==> 11-04 <==
// ram_single_port
module ram_single_port(
    input clk,
    input write_en,
    input reset,
    input [6:0] addr,
    input [7:0] data_in,
    output reg [7:0] data_out    
);
integer i;
reg [7:0] memory [63:0];
reg [7:0] temp;
reg [7:0] op_buff;
always@(posedge clk) 
begin
    if (reset == 1'b1)
    begin
        for (i=0;i<64;i=i+1) 
            memory[i] <= 8'h00;
        temp<=8'h00;
    end
    else
    begin
        if (write_en == 1)
        begin
            temp <= data_in;
            memory[addr[5:0]] <= data_in;
        end
        else
        begin
            temp <= memory[addr[5:0]];
            data_out <= memory[addr[5:0]];
        end
    end  
end
endmodule
make LEC_CHECK=0 ABC_AREA=0 CAP_MARGIN=25 CELL_PAD_IN_SITES_GLOBAL_PLACEMENT=0 CORE_MARGIN=2 CORE_UTILIZATION=72 CTS_CLUSTER_DIAMETER=27 CTS_CLUSTER_SIZE=74 MAX_ROUTING_LAYER=met4 MIN_ROUTING_LAYER=met1 PLACE_DENSITY=0.35 SETUP_SLACK_MARGIN=-0.19 SLEW_MARGIN=10 finish   # period 2.0 ns
run.sh (not shown) runs the stock make flow with config.mk's settings and CLKGATE_MAP_FILE=.
==> inputs of 04-15, as changes to 11-04 <==
==> flow/config.mk (replaced) <==
export PLATFORM = sky130hd
export DESIGN_NAME = ram_single_port
export DESIGN_NICKNAME = ram_single_port
export VERILOG_FILES = /design/flow/design.v
export SDC_FILE = /design/flow/constraint.sdc
export NUM_CORES = 4
export LEC_CHECK = 0
export ABC_AREA = 1
export CAP_MARGIN = 20
export CORE_MARGIN = 2
export CORE_UTILIZATION = 68
export GPL_TIMING_DRIVEN = 1
export SLEW_MARGIN = 20
export TNS_END_PERCENT = 45
==> flow/constraint.sdc (replaced) <==
create_clock -name core_clock -period 2.64 [get_ports {clk}]
set_input_delay 0.5280 -clock core_clock [delete_from_list [all_inputs] [get_ports {clk}]]
set_output_delay 0.5280 -clock core_clock [all_outputs]
set_load 0.01 [all_outputs]
==> impl_metrics.yaml <==
# flow metrics
yosys:
  ys_chip_area_um2: 24600
  synth.top_cell.area_share: 0.634
  simple_gate_share: 0.330
cells_and_area:
  clkCellAreaFrac: 0.0609
timing:
  period_minus_slack_ns: 2.10
  max_freq_ghz: 0.477
global_route:
  grt_pass1_vias: 19051
pwr:
  p_comb_mw: 1.71
run_status:
  status: "complete, no violations"
setup_path:
  crit_start: "reset"
placed_design:
  gp_congestion: 0.922
die:
  die_w_um: 194
(the above is from 04-15)
==> impl_metrics.yaml <==
# flow metrics
die:
  die_w_um: 188
setup_path:
  crit_start: "addr[2]"
yosys:
  ys_chip_area_um2: 24300
global_route:
  grt_pass1_vias: 19254
timing:
  period_minus_slack_ns: 2.49
  fin_ws_ns: -0.485
  max_freq_ghz: 0.402
  finalSetupViolations: 212
run_status:
  status: "finished with violations"
  violatedChecks: "negative setup slack"
cells_and_area:
  clkCellAreaFrac: 0.117
pwr:
  p_comb_mw: 2.40
placed_design:
  gp_congestion: 0.993
(the above is from 11-04)


==> inputs of run a <==
Starting RTL as in the previous note.
==> flow/design.v (excerpt) <==
module ram_single_port(
    input clk,
    input write_en,
    input reset,
    input [6:0] addr,
    input [7:0] data_in,
    output reg [7:0] data_out    
);
integer i;
reg [7:0] memory [63:0];
reg [7:0] temp;
reg [7:0] op_buff;
always@(posedge clk) 
begin
    if (reset == 1'b1)
    begin
        for (i=0;i<64;i=i+1) 
            memory[i] <= 8'h00;
        temp<=8'h00;
    end
    else
    begin
        if (write_en == 1)
        begin
            temp <= data_in;
            memory[addr[5:0]] <= data_in;
        end
        else
        begin
            temp <= memory[addr[5:0]];
            data_out <= memory[addr[5:0]];
        end
    end  
end
endmodule
make LEC_CHECK=0 ABC_AREA=0 CAP_MARGIN=25 CELL_PAD_IN_SITES_DETAIL_PLACEMENT=0 CELL_PAD_IN_SITES_GLOBAL_PLACEMENT=2 CORE_ASPECT_RATIO=1.66 CORE_MARGIN=2 CORE_UTILIZATION=41 CTS_CLUSTER_DIAMETER=39 CTS_CLUSTER_SIZE=34 GPL_ROUTABILITY_DRIVEN=1 GPL_TIMING_DRIVEN=1 HOLD_SLACK_MARGIN=0.29 MAX_ROUTING_LAYER=met5 MIN_ROUTING_LAYER=met1 PLACE_DENSITY_LB_ADDON=0.21 SETUP_SLACK_MARGIN=0.77 SLEW_MARGIN=10 TNS_END_PERCENT=55 finish   # period 6.47 ns
==> run b: changes against run a <==
==> flow/config.mk (replaced) <==
export PLATFORM = sky130hd
export DESIGN_NAME = ram_single_port
export DESIGN_NICKNAME = ram_single_port
export VERILOG_FILES = /design/flow/design.v
export SDC_FILE = /design/flow/constraint.sdc
export NUM_CORES = 4
export LEC_CHECK = 0
export CAP_MARGIN = 15
export CORE_MARGIN = 2
export CORE_UTILIZATION = 72
export CTS_CLUSTER_DIAMETER = 27
export CTS_CLUSTER_SIZE = 35
export PLACE_DENSITY = 0.38
export SETUP_SLACK_MARGIN = 0.61
export SLEW_MARGIN = 20
==> flow/constraint.sdc (replaced) <==
create_clock -name core_clock -period 2.07 [get_ports {clk}]
set_input_delay 0.4140 -clock core_clock [delete_from_list [all_inputs] [get_ports {clk}]]
set_output_delay 0.4140 -clock core_clock [all_outputs]
set_load 0.01 [all_outputs]
==> qor summary <==
	run a	run b
Half-perimeter wire length after placement	48,100 microns	48,900 microns
Count of H-tree levels built during CTS	2	3
Cell count after placement	2,514	2,447
Clk buf depth	3	3
DP Area	25,200 sq um	27,900 sq um
Status	timing/DRC/antenna clean	stopped before the end
Stage where the flow stopped	-	5_1_grt
Die extent in y	318 microns	188 microns
Combined area of all synthesized cells	24,300 sq um	24,300 sq um
Number of CTS-inserted buffers	48	105
DIE WIDTH	193 microns	188 microns
Starting density of the core	0.412	0.729
Pre-CTS WS	1.88 ns	-0.733 ns
Total number of placement rows	115	67
Last weighted congestion value of the routability-driven placer	0.825	0.973
Core area	59,000 sq um	33,400 sq um
Cell resize tally after clock tree synthesis	0	133
Area share of fa/ha/maj cells after synthesis	0	0
Die footprint	61,300 sq um	35,300 sq um
Post-CTS Setup Inserts	0	13


==> v13: inputs <==
==> flow/design.v <==
`timescale 1ns/1ps
module ram_single_port(
    input clk,
    input write_en,
    input reset,
    input [6:0] addr,
    input [7:0] data_in,
    output reg [7:0] data_out    
);
integer i;
reg [7:0] memory [63:0];
reg [7:0] temp;
reg [7:0] op_buff;
always@(posedge clk) 
begin
    if (reset == 1'b1)
    begin
        for (i=0;i<64;i=i+1) 
            memory[i] <= 8'h00;
        temp<=8'h00;
    end
    else
    begin
        if (write_en == 1)
        begin
            temp <= data_in;
            memory[addr[5:0]] <= data_in;
        end
        else
        begin
            temp <= memory[addr[5:0]];
            data_out <= memory[addr[5:0]];
        end
    end  
end
endmodule
==> flow/run.sh <==
#!/bin/bash
# the make line also repeats each setting of config.mk as NAME=value (left out here)
make -C /OpenROAD-flow-scripts/flow DESIGN_CONFIG=/design/flow/config.mk WORK_HOME=/design/flow/orfs CLKGATE_MAP_FILE= finish
==> flow/config.mk <==
export PLATFORM = sky130hd
export DESIGN_NAME = ram_single_port
export DESIGN_NICKNAME = ram_single_port
export VERILOG_FILES = /design/flow/design.v
export SDC_FILE = /design/flow/constraint.sdc
export NUM_CORES = 4
export LEC_CHECK = 0
export ABC_AREA = 0
export CAP_MARGIN = 25
export CELL_PAD_IN_SITES_DETAIL_PLACEMENT = 1
export CELL_PAD_IN_SITES_GLOBAL_PLACEMENT = 2
export CORE_ASPECT_RATIO = 1.66
export CORE_MARGIN = 2
export CORE_UTILIZATION = 41
export CTS_CLUSTER_DIAMETER = 75
export GPL_ROUTABILITY_DRIVEN = 1
export MAX_ROUTING_LAYER = met5
export MIN_ROUTING_LAYER = met1
export PLACE_DENSITY_LB_ADDON = 0.21
export SETUP_SLACK_MARGIN = 0.77
export SLEW_MARGIN = 10
==> flow/constraint.sdc <==
create_clock -name core_clock -period 6.47 [get_ports {clk}]
set_input_delay 1.2940 -clock core_clock [delete_from_list [all_inputs] [get_ports {clk}]]
set_output_delay 1.2940 -clock core_clock [all_outputs]
set_load 0.01 [all_outputs]
==> inputs of v15, as changes to v13 <==
ABC_AREA = unset   (was 0)
CAP_MARGIN = 20   (was 25)
CELL_PAD_IN_SITES_DETAIL_PLACEMENT = unset   (was 1)
CELL_PAD_IN_SITES_GLOBAL_PLACEMENT = unset   (was 2)
CORE_ASPECT_RATIO = 0.77   (was 1.66)
CORE_UTILIZATION = 47   (was 41)
CTS_CLUSTER_DIAMETER = unset   (was 75)
CTS_CLUSTER_SIZE = 53   (was unset)
GPL_ROUTABILITY_DRIVEN = 0   (was 1)
MAX_ROUTING_LAYER = unset   (was met5)
MIN_ROUTING_LAYER = unset   (was met1)
PLACE_DENSITY_LB_ADDON = unset   (was 0.21)
SETUP_SLACK_MARGIN = unset   (was 0.77)
SLEW_MARGIN = 20   (was 10)
==> flow/constraint.sdc (replaced) <==
create_clock -name core_clock -period 5.0 [get_ports {clk}]
set_input_delay 1.0000 -clock core_clock [delete_from_list [all_inputs] [get_ports {clk}]]
set_output_delay 1.0000 -clock core_clock [all_outputs]
set_load 0.01 [all_outputs]
==> inputs of v5, as changes to v13 <==
ABC_AREA = unset   (was 0)
CAP_MARGIN = 35   (was 25)
CELL_PAD_IN_SITES_DETAIL_PLACEMENT = unset   (was 1)
CELL_PAD_IN_SITES_GLOBAL_PLACEMENT = unset   (was 2)
CORE_ASPECT_RATIO = unset   (was 1.66)
CORE_UTILIZATION = 72   (was 41)
CTS_CLUSTER_DIAMETER = 382   (was 75)
CTS_CLUSTER_SIZE = 18   (was unset)
GPL_ROUTABILITY_DRIVEN = unset   (was 1)
MAX_ROUTING_LAYER = unset   (was met5)
MIN_ROUTING_LAYER = unset   (was met1)
PLACE_DENSITY_LB_ADDON = 0.0   (was 0.21)
SETUP_SLACK_MARGIN = -0.28   (was 0.77)
SLEW_MARGIN = 20   (was 10)
==> flow/constraint.sdc (replaced) <==
create_clock -name core_clock -period 3.94 [get_ports {clk}]
set_input_delay 0.7880 -clock core_clock [delete_from_list [all_inputs] [get_ports {clk}]]
set_output_delay 0.7880 -clock core_clock [all_outputs]
set_load 0.01 [all_outputs]
==> comparison table <==
metric	v13	v5	v15
Path type of the worst min-delay path	reg2reg	in2reg	reg2reg
Worst hold path cell count	3	2	5
Combinational logic power	0.588 mW	0.954 mW	0.756 mW
Setup slack at placement	1.88 ns	0.385 ns	0.668 ns
Total number of placement rows	115	67	73
Power Dens Cells	274 nW/um2	411 nW/um2	369 nW/um2
CP arrival	4.23 ns	3.33 ns	4.12 ns
Iteration-0 DRC Markers	1113	2695	1809
Largest fanout on the critical path	41	39	45
Critical path's largest stage delay	0.70 ns	0.65 ns	0.66 ns
Min-Delay Endpoint	data_out[4]	memory[47][5]	data_out[6]
Number of vias per cell after detailed routing	5.85	6.96	6.07
Placed Area	25200 um2	25300 um2	25200 um2
WL per Instance	29.9 um	28.5 um	28.3 um
Outcome	timing/DRC/antenna clean	timing/DRC/antenna clean	timing/DRC/antenna clean


==> trial 13: inputs <==
Starts from the design.v that is shown in full above.
Settings: LEC_CHECK=0, ABC_AREA=1, CAP_MARGIN=25, CELL_PAD_IN_SITES_GLOBAL_PLACEMENT=0, CORE_ASPECT_RATIO=0.88, CORE_MARGIN=2, CORE_UTILIZATION=57, CTS_CLUSTER_DIAMETER=380, MAX_ROUTING_LAYER=met4, MIN_ROUTING_LAYER=met1, SETUP_SLACK_MARGIN=0.77, SLEW_MARGIN=10; clock period 6.14 ns.
==> build 21 (differences from trial 13) <==
==> flow/config.mk (replaced) <==
export PLATFORM = sky130hd
export DESIGN_NAME = ram_single_port
export DESIGN_NICKNAME = ram_single_port
export VERILOG_FILES = /design/flow/design.v
export SDC_FILE = /design/flow/constraint.sdc
export NUM_CORES = 4
export LEC_CHECK = 0
export CAP_MARGIN = 20
export CORE_MARGIN = 2
export CORE_UTILIZATION = 35
export SLEW_MARGIN = 20
==> flow/constraint.sdc (replaced) <==
create_clock -name core_clock -period 3.6 [get_ports {clk}]
set_input_delay 0.7200 -clock core_clock [delete_from_list [all_inputs] [get_ports {clk}]]
set_output_delay 0.7200 -clock core_clock [all_outputs]
set_load 0.01 [all_outputs]
==> trial 9 (differences from trial 13) <==
==> flow/config.mk (replaced) <==
export PLATFORM = sky130hd
export DESIGN_NAME = ram_single_port
export DESIGN_NICKNAME = ram_single_port
export VERILOG_FILES = /design/flow/design.v
export SDC_FILE = /design/flow/constraint.sdc
export NUM_CORES = 4
export LEC_CHECK = 0
export CAP_MARGIN = 20
export CORE_MARGIN = 2
export CORE_UTILIZATION = 72
export SETUP_SLACK_MARGIN = -0.2
export SLEW_MARGIN = 20
==> flow/constraint.sdc (replaced) <==
create_clock -name core_clock -period 2.0 [get_ports {clk}]
set_input_delay 0.4000 -clock core_clock [delete_from_list [all_inputs] [get_ports {clk}]]
set_output_delay 0.4000 -clock core_clock [all_outputs]
set_load 0.01 [all_outputs]
==> results <==
	build 21	trial 9	trial 13
Result of the run	timing/DRC/antenna clean	failed layout checks	timing/DRC/antenna clean
Layout check failures	-	negative setup slack	-
Number of combinational gates with multiple inputs	1153	1153	2099
Required arrival time at the worst endpoint	3.90 ns	2.35 ns	6.40 ns
Most repeated cell in the gate-level netlist after synthesis	sky130_fd_sc_hd__edfxtp_1	sky130_fd_sc_hd__edfxtp_1	sky130_fd_sc_hd__nand2_1
Internal power	10900 uW	18500 uW	6130 uW
Met1 track demand over resource	27.6%	56.3%	40.1%
Register fraction of the total cell area	55.6%	54.8%	58.1%
Termination of the worst setup path	memory[7][7]	data_out[3]	memory[63][3]
Filler cell count	6395	1676	3720
Aoi/oai-family share of the synthesized area	8.60%	8.60%	0.295%
Power in sequential cells	7080 uW	12800 uW	4130 uW
Warning total across the stage logs	27	30	35
Largest net degree at the start of global routing	65	65	167
Combinational group power	1070 uW	2230 uW	666 uW
Count of unique library cells instantiated by Yosys	60	60	22
Hold Path End	data_out[7]	memory[2][3]	data_out[6]
Setup Slack @ Placement	0.0618 ns	-0.833 ns	1.96 ns
Routability Congestion	0.875	1.00	0.861
Area occupied by multi-input gates	0.00807 sq mm	0.00819 sq mm	0.00820 sq mm
Pre-antenna DRT Iters	6	6	7
Design Power	14200 uW	24200 uW	8040 uW
Final Cell Area	0.0281 sq mm	0.0285 sq mm	0.0269 sq mm


==> garnet: inputs <==
RTL: the design.v shown in full above, as it stands there.
make LEC_CHECK=0 ABC_AREA=0 CAP_MARGIN=25 CELL_PAD_IN_SITES_GLOBAL_PLACEMENT=0 CORE_MARGIN=2 CORE_UTILIZATION=70 CTS_CLUSTER_DIAMETER=27 MAX_ROUTING_LAYER=met4 MIN_ROUTING_LAYER=met1 PLACE_DENSITY=0.55 SETUP_SLACK_MARGIN=0.46 SLEW_MARGIN=10 finish   # period 2.0 ns
==> cedar: changes against garnet <==
==> flow/config.mk (replaced) <==
export PLATFORM = sky130hd
export DESIGN_NAME = ram_single_port
export DESIGN_NICKNAME = ram_single_port
export VERILOG_FILES = /design/flow/design.v
export SDC_FILE = /design/flow/constraint.sdc
export NUM_CORES = 4
export LEC_CHECK = 0
export ABC_AREA = 1
export CAP_MARGIN = 0
export CORE_MARGIN = 2
export CORE_UTILIZATION = 72
export CTS_CLUSTER_DIAMETER = 233
export CTS_CLUSTER_SIZE = 10
export HOLD_SLACK_MARGIN = 0.27
export SETUP_SLACK_MARGIN = 0.6
export SLEW_MARGIN = 20
==> comparison <==
In sequential cell count, cedar and garnet do not differ. Against cedar, the via count of garnet is lower by 1.7%. In garnet the register-to-register slack is lower than in cedar, by 0.79 ns. garnet completed and failed the layout checks on setup timing. cedar passed the timing, DRC and antenna checks. Between garnet and cedar, the lower total power is in cedar (gap 36%, measured against cedar). Against cedar, the clock skew of garnet is higher by 0.026 ns.


==> v12: inputs <==
// ram_single_port: RTL as listed in full above, without the edits since
clock: 2.09 ns
lec_check: 0
cap_margin: 35
core_aspect_ratio: 0.53
core_margin: 2
core_utilization: 43
cts_cluster_diameter: 120
gpl_routability_driven: 1
gpl_timing_driven: 0
place_density: 0.83
setup_slack_margin: 0.24
slew_margin: 20
==> v33: changes against v12 <==
- CAP_MARGIN: 35 -> 20
- CORE_ASPECT_RATIO: 0.53 -> not set
- CORE_UTILIZATION: 43 -> 72
- CTS_CLUSTER_DIAMETER: 120 -> 366
- CTS_CLUSTER_SIZE: not set -> 14
- GPL_ROUTABILITY_DRIVEN: 1 -> not set
- GPL_TIMING_DRIVEN: 0 -> not set
- PLACE_DENSITY: 0.83 -> not set
- PLACE_DENSITY_LB_ADDON: not set -> 0.26
- SETUP_SLACK_MARGIN: 0.24 -> -0.2
==> flow/constraint.sdc (replaced) <==
create_clock -name core_clock -period 2.0 [get_ports {clk}]
set_input_delay 0.4000 -clock core_clock [delete_from_list [all_inputs] [get_ports {clk}]]
set_output_delay 0.4000 -clock core_clock [all_outputs]
set_load 0.01 [all_outputs]
==> v31: changes against v12 <==
- CORE_ASPECT_RATIO: 0.53 -> 0.89
- CORE_UTILIZATION: 43 -> 72
- CTS_CLUSTER_DIAMETER: 120 -> 382
- CTS_CLUSTER_SIZE: not set -> 18
- GPL_ROUTABILITY_DRIVEN: 1 -> not set
- GPL_TIMING_DRIVEN: 0 -> not set
- PLACE_DENSITY: 0.83 -> 0.35
- SETUP_SLACK_MARGIN: 0.24 -> 0.79
==> flow/constraint.sdc (replaced) <==
create_clock -name core_clock -period 2.71 [get_ports {clk}]
set_input_delay 0.5420 -clock core_clock [delete_from_list [all_inputs] [get_ports {clk}]]
set_output_delay 0.5420 -clock core_clock [all_outputs]
set_load 0.01 [all_outputs]
==> results.yml <==
# synthesis and place-and-route metrics
setup_path:
  cpPeakStageDelay_ns: 0.56
  cp-start-kind: "flip-flop"
run_status:
  so.violations: "negative setup slack"
  status: "failed layout checks"
pwr:
  p_int_mw: 17.6
grt:
  busiest_layer: "met1"
  grt_use_met3_pct: 23.2
final_timing:
  skew_ns: 0.0431
  setup_ws_ns: -0.129
  finalSetupViolations: 3
cells_and_area:
  final_cells: 2849
  multi_input_comb_cells: 1153
That was v12.
==> results.yml <==
# synthesis and place-and-route metrics
run_status:
  status: "timing/DRC/antenna clean"
grt:
  grt_use_met3_pct: 9.22
  busiest_layer: "met2"
cells_and_area:
  final_cells: 2418
setup_path:
  cpPeakStageDelay_ns: 0.49
  crit_cells: 5
  cp-start-kind: "flip-flop"
  crit_type: "reg2reg"
final_timing:
  skew_ns: 0.0161
  finalSetupViolations: 0
  setup_ws_ns: 0.585
drt:
  antenna-diode-count: 1
clock_network:
  clockRootBuffer: "clkbuf_16"
  cts.sinks: 520
placement:
  gp_congestion: 0.943
pwr:
  p_int_mw: 12.4
logic_synthesis:
  synthCells: 1831
That was v31.
==> results.yml <==
# synthesis and place-and-route metrics
pwr:
  powerSeq_mw: 12.8
  p_int_mw: 17.3
final_timing:
  timing_hold_violations_final: 0
  finalSetupViolations: 131
  post-route-period-util_pct: 111
  setup_ws_ns: -0.217
run_status:
  status: "failed layout checks"
  so.violations: "negative setup slack"
setup_path:
  cpPeakStageDelay_ns: 0.59
  path_cells: "buf_6 -> nor2_4 -> buf_4 -> a221oi_1 -> buf_4 -> o22ai_1 -> a222oi_1 -> o2111ai_1"
logic_synthesis:
  synthCells: 1831
  ys_sh_xor_pct: 0
grt:
  grt_use_met3_pct: 8.42
  busiest_layer: "met2"
placement:
  place_worst_setup_slack_ns: -0.774
That was v33.
Power figures rest on the tool's default switching activity, not on a simulated workload.
